==> branch sierra <==
// WorkingFinal
module WorkingFinal(input clk, input reset, input wire[15:0] mem_rdata, output wire[15:0] mem_addr, output wire[15:0] mem_wdata, output wire mem_we, output wire halt);
	wire[15:0] MemOut, IRout, AluOutLo, AluOutHi, ALUInA, ALUInB, ALUInC, PCin, PCout, MemAddr, OutBusB, DMRout, RegWD1;
	wire ccpcwrite, ccirwrite, ccA, ccB, ccw1;
	wire[2:0] ccC, RFinB, curstate;
	wire[3:0] opcodereg, ccaluop;
	wire[15:0] LOout,Bout, RegWD2,OutBusA,OutBusC,Aout,Cout,PCSrcIn1,AluSrcCIn1,AluSrcCIn2,AluSrcCIn3,AluSrcCIn4;
	wire wNZ, wire1, PCwrite1,ccw2,ccpcwritecond,cciord,ccmemread,ccmemwrite,ccpcinit;
	wire[1:0] ccpcsource,ccmemtoreg;
	ctrlckt  cc (clk,reset,IRout[15:12],ccw1,ccw2,ccpcwritecond,ccpcwrite,cciord,ccmemread,ccmemwrite,ccmemtoreg,ccirwrite,ccA,ccB,ccC,ccpcsource,ccaluop,ccpcinit,opcodereg,curstate);
	and(wire1,ccpcwritecond,wNZ);
	or(PCwrite1,wire1,ccpcwrite);
	Register PC (PCin,16'd0,PCout,PCwrite1,ccpcinit,clk);
	Mux2to1 IorD (cciord,PCout,LOout,MemAddr);
	assign mem_addr = MemAddr;
	assign mem_wdata = Bout;
	assign mem_we = ccmemwrite;
	assign MemOut = mem_rdata;
  ...
clock: 16.5 ns
lec_check: 0
abc_area: 1
cap_margin: 20
core_margin: 2
core_utilization: 57
cts_cluster_size: 99
slew_margin: 20
run.sh (not shown) runs the stock make flow with config.mk's settings and CLKGATE_MAP_FILE=.
==> branch maple (differences from branch sierra) <==
Settings changed: CORE_UTILIZATION 57 to 71, CTS_CLUSTER_SIZE 99 to default.
==> flow/constraint.sdc (replaced) <==
create_clock -name core_clock -period 36.0 [get_ports {clk}]
set_input_delay 7.2000 -clock core_clock [delete_from_list [all_inputs] [get_ports {clk}]]
set_output_delay 7.2000 -clock core_clock [all_outputs]
set_load 0.01 [all_outputs]
==> branch cedar (differences from branch sierra) <==
Settings changed: CORE_UTILIZATION 57 to 72, CTS_CLUSTER_DIAMETER from default to 377, CTS_CLUSTER_SIZE 99 to 95, PLACE_DENSITY from default to 0.42, SETUP_SLACK_MARGIN from default to 1.81, TNS_END_PERCENT from default to 5.
==> flow/constraint.sdc (replaced) <==
create_clock -name core_clock -period 9.84 [get_ports {clk}]
set_input_delay 1.9680 -clock core_clock [delete_from_list [all_inputs] [get_ports {clk}]]
set_output_delay 1.9680 -clock core_clock [all_outputs]
set_load 0.01 [all_outputs]
==> branch xenon (differences from branch sierra) <==
Settings changed: ABC_AREA 1 to default, CORE_UTILIZATION 57 to 40, CTS_CLUSTER_SIZE 99 to default.
==> flow/constraint.sdc (replaced) <==
create_clock -name core_clock -period 29.0 [get_ports {clk}]
set_input_delay 5.8000 -clock core_clock [delete_from_list [all_inputs] [get_ports {clk}]]
set_output_delay 5.8000 -clock core_clock [all_outputs]
set_load 0.01 [all_outputs]
==> reports/results.txt <==
die width: 181 um
Core Box Area: 30,700 um2
yosys stat area: 22,600 um2
synthesized-area fraction occupied by adder cells: 12.6%
status: did not finish
Err: [ERROR GRT-0232] Routing congestion too high. Check the congestion heatmap in the GUI.
top cells by count, synth: nand2_1 (789), inv_1 (462), o21ai_0 (322)
Post-CTS Setup Bufs: 13
dominant cell type by area after synthesis: nand2_1
ys cells: 3,329
Cell Area, Synth: 22,600 um2
Mux cell area share: 0.0442%
Distinct lib cells used: 70
GR Overflow Total: 1,523
step where the flow halted: global routing
row count: 64
The numbers above come from branch cedar.

==> reports/results.txt <==
ys cells: 3,329
FF/Latch Area: 5730 um2
dominant cell type by area after synthesis: nand2_1
Cell Area, Synth: 22,600 um2
top cells by count, synth: nand2_1 (789), inv_1 (462), o21ai_0 (322)
synthesized-area fraction occupied by adder cells: 12.6%
Core Box Area: 31,500 um2
Mux cell area share: 0.0442%
die width: 183 um
yosys stat area: 22,600 um2
status: timing/DRC/antenna clean
GR Overflow Total: 0
Post-CTS Setup Bufs: 0
The numbers above come from branch maple.

==> reports/results.txt <==
status: timing/DRC/antenna clean
top cells by count, synth: a21oi_1 (288), nor2_1 (280), nand2_1 (272)
GR Overflow Total: 0
synthesized-area fraction occupied by adder cells: 12.0%
ys cells: 2,990
Core Box Area: 58,900 um2
Post-CTS Setup Bufs: 2
dominant cell type by area after synthesis: edfxtp_1
Cell Area, Synth: 23,800 um2
die width: 248 um
Mux cell area share: 6.66%
The numbers above come from branch xenon.

==> reports/results.txt <==
row count: 72
GR Overflow Total: 1,693
yosys stat area: 22,600 um2
top cells by count, synth: nand2_1 (789), inv_1 (462), o21ai_0 (322)
Err: [ERROR GRT-0116] Global routing finished with congestion. Check the congestion regions in the DRC Viewer.
ys cells: 3,329
Distinct lib cells used: 70
status: did not finish
Core Box Area: 38,900 um2
dominant cell type by area after synthesis: nand2_1
Mux cell area share: 0.0442%
step where the flow halted: global routing
Post-CTS Setup Bufs: 360
die width: 203 um
synthesized-area fraction occupied by adder cells: 12.6%
The numbers above come from branch sierra.

